==> inputs of job 7565 <==
## axi_dma_controller
module axi_dma_controller #(
    parameter int ADDR_WD = 32,
    parameter int DATA_WD = 32,
    parameter int CHANNEL_COUNT = 8,  
    parameter int MAX_BURST_LEN = 16,  
    localparam int STRB_WD = DATA_WD / 8
) (
    input wire                    clk,
    input wire                    rst,
    input wire                    cmd_valid,
    input wire [ADDR_WD-1:0]      cmd_src_addr,
    input wire [ADDR_WD-1:0]      cmd_dst_addr,
    input wire [1:0]              cmd_burst,
    input wire [ADDR_WD-1:0]      cmd_len,
    input wire [2:0]              cmd_size,
    output wire                   cmd_ready,
    output wire                   M_AXI_ARVALID,
    output wire [ADDR_WD-1:0]     M_AXI_ARADDR,
    output wire [7:0]             M_AXI_ARLEN,
    output wire [2:0]             M_AXI_ARSIZE,
    output wire [1:0]             M_AXI_ARBURST,
    input wire                    M_AXI_ARREADY,
    input wire                    M_AXI_RVALID,
    input wire [DATA_WD-1:0]      M_AXI_RDATA,
    input wire [1:0]              M_AXI_RRESP,
    input wire                    M_AXI_RLAST,
    output wire                   M_AXI_RREADY,
    output wire                   M_AXI_AWVALID,
    output wire [ADDR_WD-1:0]     M_AXI_AWADDR,
    output wire [7:0]             M_AXI_AWLEN,
    output wire [2:0]             M_AXI_AWSIZE,
    output wire [1:0]             M_AXI_AWBURST,
    input wire                    M_AXI_AWREADY,
    output wire                   M_AXI_WVALID,
    output wire [DATA_WD-1:0]     M_AXI_WDATA,
    output wire [STRB_WD-1:0]     M_AXI_WSTRB,
    output wire                   M_AXI_WLAST,
    input wire                    M_AXI_WREADY,
    input wire                    M_AXI_BVALID,
    input wire [1:0]              M_AXI_BRESP,
    output wire                   M_AXI_BREADY
);
  ...
clock: 3.92 ns
lec_check: 0
cap_margin: 0
core_aspect_ratio: 0.71
core_margin: 2
core_utilization: 72
cts_cluster_diameter: 363
cts_cluster_size: 47
gpl_routability_driven: 1
gpl_timing_driven: 1
max_routing_layer: met5
place_density_lb_addon: 0.0
setup_slack_margin: 1.16
slew_margin: 20
tns_end_percent: 100
run.sh (not shown) runs the stock make flow with config.mk's settings and CLKGATE_MAP_FILE=.
==> job 8353: changes against job 7565 <==
Settings changed: CAP_MARGIN 0 to 20, CORE_ASPECT_RATIO 0.71 to not set, CORE_UTILIZATION 72 to 40, CTS_CLUSTER_DIAMETER 363 to not set, CTS_CLUSTER_SIZE 47 to not set, GPL_ROUTABILITY_DRIVEN 1 to not set, GPL_TIMING_DRIVEN 1 to not set, MAX_ROUTING_LAYER met5 to not set, PLACE_DENSITY_LB_ADDON 0.0 to not set, SETUP_SLACK_MARGIN 1.16 to not set, TNS_END_PERCENT 100 to not set.
==> flow/constraint.sdc (replaced) <==
create_clock -name core_clock -period 12.0 [get_ports {clk}]
set_input_delay 2.4000 -clock core_clock [delete_from_list [all_inputs] [get_ports {clk}]]
set_output_delay 2.4000 -clock core_clock [all_outputs]
set_load 0.01 [all_outputs]
==> job 7297: changes against job 7565 <==
Settings changed: CAP_MARGIN 0 to 20, CORE_ASPECT_RATIO 0.71 to not set, CORE_UTILIZATION 72 to 67, CTS_CLUSTER_DIAMETER 363 to not set, CTS_CLUSTER_SIZE 47 to 25, GPL_ROUTABILITY_DRIVEN 1 to not set, GPL_TIMING_DRIVEN 1 to not set, MAX_ROUTING_LAYER met5 to not set, PLACE_DENSITY_LB_ADDON 0.0 to not set, SETUP_SLACK_MARGIN 1.16 to not set, TNS_END_PERCENT 100 to not set.
==> flow/constraint.sdc (replaced) <==
create_clock -name core_clock -period 9.64 [get_ports {clk}]
set_input_delay 1.9280 -clock core_clock [delete_from_list [all_inputs] [get_ports {clk}]]
set_output_delay 1.9280 -clock core_clock [all_outputs]
set_load 0.01 [all_outputs]
==> results <==
quantity	job 7565	job 8353	job 7297
Die height	307 microns	487 microns	377 microns
GPL Wtd Cong	0.969	0.878	0.924
Total clock buffers created by CTS	48	206	191
Nets@finish	-	7152	7781
1st-iter DRT viols	-	6449	12000
Layout sequential cell count	-	1989	1989
Number of search-and-repair iterations in the first detailed-routing pass	-	8	13
Dominant kind of cell	-	flip-flops and latches	flip-flops and latches
Post-route met1 wirelength	-	116000 microns	103000 microns
Endpoint type of the worst setup path	-	primary output	primary output
Result of the run	stopped before the end	finished clean	finished with violations
Failing step	5_1_grt	-	-
Layout check failures	-	-	negative setup slack
Chip area	132000 sq um	237000 sq um	142000 sq um
Origin of the worst setup path	-	i_rd.i_req_gen.rd_req_addr_reg[0]$_DFFE_PP0P_	i_rd.i_req_gen.rd_req_size_reg[0]$_DFFE_PP0P_
Setup-violating endpoint count in the final report	-	0	79
Crit path arrival time	-	9140 ps	8620 ps
Critical-path top delay cell	-	or3_1	mux4_2
Hold endpoint	-	i_wr.i_req_gen.wr_req_data_offset_reg[0]$_DFFE_PP0P_	i_wr.i_req_gen.wr_req_size_reg[1]$_DFFE_PP0P_

* * *

==> job 3469: inputs <==
axi_dma_controller again, from the RTL that the note above started with.
make LEC_CHECK=0 CAP_MARGIN=20 CORE_MARGIN=2 CORE_UTILIZATION=68 CTS_CLUSTER_SIZE=37 PLACE_DENSITY_LB_ADDON=0.03 SETUP_SLACK_MARGIN=1.83 SLEW_MARGIN=20 TNS_END_PERCENT=5 finish   # period 6.48 ns
==> inputs of job 6842, as changes to job 3469 <==
- ABC_AREA: not set -> 1
- CORE_ASPECT_RATIO: not set -> 1.32
- CORE_UTILIZATION: 68 -> 72
- CTS_CLUSTER_DIAMETER: not set -> 154
- CTS_CLUSTER_SIZE: 37 -> 100
- PLACE_DENSITY_LB_ADDON: 0.03 -> not set
- SETUP_SLACK_MARGIN: 1.83 -> not set
- TNS_END_PERCENT: 5 -> 50
==> flow/constraint.sdc (replaced) <==
create_clock -name core_clock -period 3.02 [get_ports {clk}]
set_input_delay 0.6040 -clock core_clock [delete_from_list [all_inputs] [get_ports {clk}]]
set_output_delay 0.6040 -clock core_clock [all_outputs]
set_load 0.01 [all_outputs]
==> inputs of job 1140, as changes to job 3469 <==
- ABC_AREA: not set -> 1
- CAP_MARGIN: 20 -> 15
- CELL_PAD_IN_SITES_GLOBAL_PLACEMENT: not set -> 3
- CORE_MARGIN: 2 -> 8
- CORE_UTILIZATION: 68 -> 48
- CTS_CLUSTER_SIZE: 37 -> not set
- PLACE_DENSITY_LB_ADDON: 0.03 -> 0.02
- SETUP_SLACK_MARGIN: 1.83 -> not set
- TNS_END_PERCENT: 5 -> 85
==> flow/constraint.sdc (replaced) <==
create_clock -name core_clock -period 11.6 [get_ports {clk}]
set_input_delay 2.3200 -clock core_clock [delete_from_list [all_inputs] [get_ports {clk}]]
set_output_delay 2.3200 -clock core_clock [all_outputs]
set_load 0.01 [all_outputs]
==> Slide: Implementation Results <==
Physical Implementation Snapshot

Run status
  – Run status: complete, but fails checks
  – SO Viols: negative setup slack

Timing
  – Final setup viols: approximately 240
  – Max-slew violations: 0
  – Worst-Margin Slew: around 1.2 ns
  – PnR worst setup slack: -4.023 ns

Synthesis
  – Simple Share, Synth: 5.943%
# the run above: job 3469

==> Slide: Implementation Results <==
Physical Implementation Snapshot

Run status
  – Run status: timing/DRC/antenna clean

Timing
  – Final setup viols: 0
  – Max-slew violations: 0
  – Worst-Margin Slew: roughly 1.1 ns
  – PnR worst setup slack: between 0.5 and 0.6 ns

Synthesis
  – Simple Share, Synth: around 16%
# the run above: job 1140

==> Slide: Implementation Results <==
Physical Implementation Snapshot

Synthesis
  – Most numerous cell in the Yosys netlist: nand2_1
  – Unique cell type count in the Yosys netlist: between 60 and 70
  – Synth area leader: edfxtp_1
  – Yosys cell count: approximately 9.5k
  – Simple Share, Synth: 15.64%

Run status
  – Run status: stopped before the end
  – Failing step: global routing (5_1_grt)

Floorplan
  – CORE AREA: ~130000 µm²
  – Die height: about 420 µm
  – Die W: around 320 µm
# the run above: job 6842


* * *

==> inputs of exp/amber <==
Starting RTL as in the previous note.
Settings: LEC_CHECK=0, ABC_AREA=1, CAP_MARGIN=10, CELL_PAD_IN_SITES_GLOBAL_PLACEMENT=3, CORE_MARGIN=3, CORE_UTILIZATION=48, PLACE_DENSITY_LB_ADDON=0.02, SLEW_MARGIN=20, TNS_END_PERCENT=85; clock period 8.29 ns.
==> exp/xenon: changes against exp/amber <==
ABC_AREA = unset   (was 1)
CAP_MARGIN = 20   (was 10)
CELL_PAD_IN_SITES_GLOBAL_PLACEMENT = unset   (was 3)
CORE_MARGIN = 2   (was 3)
CORE_UTILIZATION = 69   (was 48)
CTS_CLUSTER_SIZE = 25   (was unset)
PLACE_DENSITY_LB_ADDON = unset   (was 0.02)
SETUP_SLACK_MARGIN = 0.57   (was unset)
TNS_END_PERCENT = unset   (was 85)
==> flow/constraint.sdc (replaced) <==
create_clock -name core_clock -period 6.48 [get_ports {clk}]
set_input_delay 1.2960 -clock core_clock [delete_from_list [all_inputs] [get_ports {clk}]]
set_output_delay 1.2960 -clock core_clock [all_outputs]
set_load 0.01 [all_outputs]
==> ci_impl_report.md <==
### Metrics collected by this job

| Metric | Value |
|---|---|
| Last stage | `global routing` |
| And+or+nand+nor area frac | `0.05943` |
| XOR/XNOR Area Share | `0.01805` |
| First error | `[ERROR GRT-0116] Global routing finished with congestion. Check the congestion regions in the DRC Viewer.` |
| DP HPWL | `191500 um` |
| Yosys stat area | `93190 um^2` |
| Dominant comb cell | `multiplexers` |
| Starting Density | `0.6965` |
| Status | `aborted with a tool error` |
| Die height | `371.5 um` |
| Post-CTS Resized | `314` |
| Synth Area per Inst | `14.66 um^2` |
# the run above: exp/xenon

==> ci_impl_report.md <==
### Yosys + OpenROAD results

| Metric | Value |
|---|---|
| WP data required | `6.63 ns` |
| XOR/XNOR Area Share | `0.01380` |
| Drt drc | `0` |
| Clk latency of the worst-skew pair | `0.88 ns` |
| Status | `failed layout checks` |
| Adder share | `0.03874` |
| Starting Density | `0.4840` |
| Dominant comb cell | `simple AND/OR/NAND/NOR gates` |
| Synth Area per Inst | `9.974 um^2` |
| Max_cap viols | `0` |
| Failing Checks | `setup timing` |
| Final setup margin | `-1.156 ns` |
| WL final | `293300 um` |
| Setup violators final | `9` |
| DP HPWL | `180600 um` |
| Post-CTS Resized | `225` |
| Yosys stat area | `94570 um^2` |
# the run above: exp/amber


* * *

==> fjord <==
axi_dma_controller again, from the RTL that the note above started with.
clock: 6.42 ns
lec_check: 0
cap_margin: 20
cell_pad_in_sites_detail_placement: 0
cell_pad_in_sites_global_placement: 2
core_aspect_ratio: 1.17
core_margin: 9
core_utilization: 28
cts_cluster_diameter: 334
cts_cluster_size: 15
gpl_routability_driven: 0
gpl_timing_driven: 1
hold_slack_margin: 0.11
max_routing_layer: met5
place_density: 0.41
setup_slack_margin: 1.08
slew_margin: 25
==> pepper: changes against fjord <==
CELL_PAD_IN_SITES_DETAIL_PLACEMENT = unset   (was 0)
CELL_PAD_IN_SITES_GLOBAL_PLACEMENT = unset   (was 2)
CORE_ASPECT_RATIO = 0.71   (was 1.17)
CORE_MARGIN = 2   (was 9)
CORE_UTILIZATION = 66   (was 28)
CTS_CLUSTER_DIAMETER = unset   (was 334)
CTS_CLUSTER_SIZE = 47   (was 15)
GPL_ROUTABILITY_DRIVEN = 1   (was 0)
HOLD_SLACK_MARGIN = unset   (was 0.11)
SLEW_MARGIN = 10   (was 25)
TNS_END_PERCENT = 5   (was unset)
==> flow/constraint.sdc (replaced) <==
create_clock -name core_clock -period 4.13 [get_ports {clk}]
set_input_delay 0.8260 -clock core_clock [delete_from_list [all_inputs] [get_ports {clk}]]
set_output_delay 0.8260 -clock core_clock [all_outputs]
set_load 0.01 [all_outputs]
==> comparison <==
pepper finished but fails on negative setup slack. fjord finished with negative setup slack left. Between pepper and fjord, the lower clock skew is in fjord (gap 0.0092 ns). Of pepper and fjord, fjord has the higher routed wire length (gap 11%, measured against fjord). Against fjord, the sequential share of layout area of pepper is higher by 1.5 points.

* * *

==> v37 <==
axi_dma_controller again, from the RTL that the note above started with.
==> flow/design.v (excerpt) <==
module axi_dma_controller #(
    parameter int ADDR_WD = 32,
    parameter int DATA_WD = 32,
    parameter int CHANNEL_COUNT = 8,  
    parameter int MAX_BURST_LEN = 16,  
    localparam int STRB_WD = DATA_WD / 8
) (
    input wire                    clk,
    input wire                    rst,
    input wire                    cmd_valid,
    input wire [ADDR_WD-1:0]      cmd_src_addr,
    input wire [ADDR_WD-1:0]      cmd_dst_addr,
    input wire [1:0]              cmd_burst,
    input wire [ADDR_WD-1:0]      cmd_len,
    input wire [2:0]              cmd_size,
    output wire                   cmd_ready,
    output wire                   M_AXI_ARVALID,
    output wire [ADDR_WD-1:0]     M_AXI_ARADDR,
    output wire [7:0]             M_AXI_ARLEN,
    output wire [2:0]             M_AXI_ARSIZE,
    output wire [1:0]             M_AXI_ARBURST,
    input wire                    M_AXI_ARREADY,
    input wire                    M_AXI_RVALID,
    input wire [DATA_WD-1:0]      M_AXI_RDATA,
    input wire [1:0]              M_AXI_RRESP,
    input wire                    M_AXI_RLAST,
    output wire                   M_AXI_RREADY,
    output wire                   M_AXI_AWVALID,
    output wire [ADDR_WD-1:0]     M_AXI_AWADDR,
    output wire [7:0]             M_AXI_AWLEN,
    output wire [2:0]             M_AXI_AWSIZE,
    output wire [1:0]             M_AXI_AWBURST,
    input wire                    M_AXI_AWREADY,
    output wire                   M_AXI_WVALID,
    output wire [DATA_WD-1:0]     M_AXI_WDATA,
    output wire [STRB_WD-1:0]     M_AXI_WSTRB,
    output wire                   M_AXI_WLAST,
    input wire                    M_AXI_WREADY,
    input wire                    M_AXI_BVALID,
    input wire [1:0]              M_AXI_BRESP,
    output wire                   M_AXI_BREADY
);
export LEC_CHECK = 0
export ABC_AREA = 1
export CAP_MARGIN = 20
export CORE_ASPECT_RATIO = 1.19
export CORE_MARGIN = 2
export CORE_UTILIZATION = 72
export CTS_CLUSTER_DIAMETER = 400
export PLACE_DENSITY_LB_ADDON = 0.01
export SLEW_MARGIN = 20
export TNS_END_PERCENT = 50
create_clock -name core_clock -period 4.18 [get_ports {clk}]
==> v13 (differences from v37) <==
==> flow/config.mk (replaced) <==
export PLATFORM = sky130hd
export DESIGN_NAME = axi_dma_controller
export DESIGN_NICKNAME = axi_dma_controller
export VERILOG_FILES = /design/flow/design.v
export SDC_FILE = /design/flow/constraint.sdc
export NUM_CORES = 4
export LEC_CHECK = 0
export ABC_AREA = 1
export CAP_MARGIN = 10
export CELL_PAD_IN_SITES_GLOBAL_PLACEMENT = 3
export CORE_MARGIN = 2
export CORE_UTILIZATION = 48
export PLACE_DENSITY_LB_ADDON = 0.12
export SLEW_MARGIN = 20
==> flow/constraint.sdc (replaced) <==
create_clock -name core_clock -period 8.29 [get_ports {clk}]
set_input_delay 1.6580 -clock core_clock [delete_from_list [all_inputs] [get_ports {clk}]]
set_output_delay 1.6580 -clock core_clock [all_outputs]
set_load 0.01 [all_outputs]
==> qor.yml <==
finalSetupViolations: 9
die_h_um: 447.9
chipArea_um2: 200600
fin_ws_ns: -1.288
status: "failed layout checks"
fp-utilization_pct: 48.40
violations: "negative setup slack"
(the above is from v13)
==> qor.yml <==
status: "aborted with a tool error"
haltStage: "5_1_grt"
error: "[ERROR GRT-0232] Routing congestion too high. Check the congestion heatmap in the GUI."
die_h_um: 399.4
(the above is from v37)

* * *

==> juniper: inputs <==
Starting RTL as in the previous note.
clock: 2.58 ns
lec_check: 0
cap_margin: 20
core_aspect_ratio: 0.71
core_margin: 2
core_utilization: 70
cts_cluster_size: 47
gpl_routability_driven: 1
gpl_timing_driven: 1
max_routing_layer: met5
place_density_lb_addon: 0.0
setup_slack_margin: 0.74
slew_margin: 10
tns_end_percent: 5
==> delta: changes against juniper <==
- CORE_ASPECT_RATIO: 0.71 -> default
- CORE_UTILIZATION: 70 -> 14
- CTS_CLUSTER_SIZE: 47 -> default
- GPL_ROUTABILITY_DRIVEN: 1 -> default
- GPL_TIMING_DRIVEN: 1 -> default
- MAX_ROUTING_LAYER: met5 -> default
- PLACE_DENSITY_LB_ADDON: 0.0 -> default
- SETUP_SLACK_MARGIN: 0.74 -> default
- SLEW_MARGIN: 10 -> 20
- TNS_END_PERCENT: 5 -> default
==> flow/constraint.sdc (replaced) <==
create_clock -name core_clock -period 12.5 [get_ports {clk}]
set_input_delay 2.5000 -clock core_clock [delete_from_list [all_inputs] [get_ports {clk}]]
set_output_delay 2.5000 -clock core_clock [all_outputs]
set_load 0.01 [all_outputs]
==> harbor: changes against juniper <==
- CORE_ASPECT_RATIO: 0.71 -> default
- CORE_UTILIZATION: 70 -> 40
- CTS_CLUSTER_SIZE: 47 -> default
- GPL_ROUTABILITY_DRIVEN: 1 -> default
- GPL_TIMING_DRIVEN: 1 -> default
- MAX_ROUTING_LAYER: met5 -> default
- PLACE_DENSITY_LB_ADDON: 0.0 -> default
- SETUP_SLACK_MARGIN: 0.74 -> default
- SLEW_MARGIN: 10 -> 20
- TNS_END_PERCENT: 5 -> default
==> flow/constraint.sdc (replaced) <==
create_clock -name core_clock -period 11.7 [get_ports {clk}]
set_input_delay 2.3400 -clock core_clock [delete_from_list [all_inputs] [get_ports {clk}]]
set_output_delay 2.3400 -clock core_clock [all_outputs]
set_load 0.01 [all_outputs]
==> raven: changes against juniper <==
- CORE_MARGIN: 2 -> 9
- CORE_UTILIZATION: 70 -> 28
- CTS_CLUSTER_SIZE: 47 -> default
- PLACE_DENSITY: default -> 0.41
- PLACE_DENSITY_LB_ADDON: 0.0 -> default
- SETUP_SLACK_MARGIN: 0.74 -> 1.08
- TNS_END_PERCENT: 5 -> default
==> flow/constraint.sdc (replaced) <==
create_clock -name core_clock -period 6.42 [get_ports {clk}]
set_input_delay 1.2840 -clock core_clock [delete_from_list [all_inputs] [get_ports {clk}]]
set_output_delay 1.2840 -clock core_clock [all_outputs]
set_load 0.01 [all_outputs]
==> results <==
raven ran to the end with violations: negative setup slack. juniper did not get past global routing (5_1_grt). harbor produced a clean layout. delta went through all stages and came out clean. The lowest critical path depth belongs to delta, the highest to raven. The lowest sequential share of layout area belongs to raven, the highest to harbor. Sequential cell count is the same in harbor and delta. Between delta and harbor, the lower clock skew is in harbor (gap 0.025 ns).
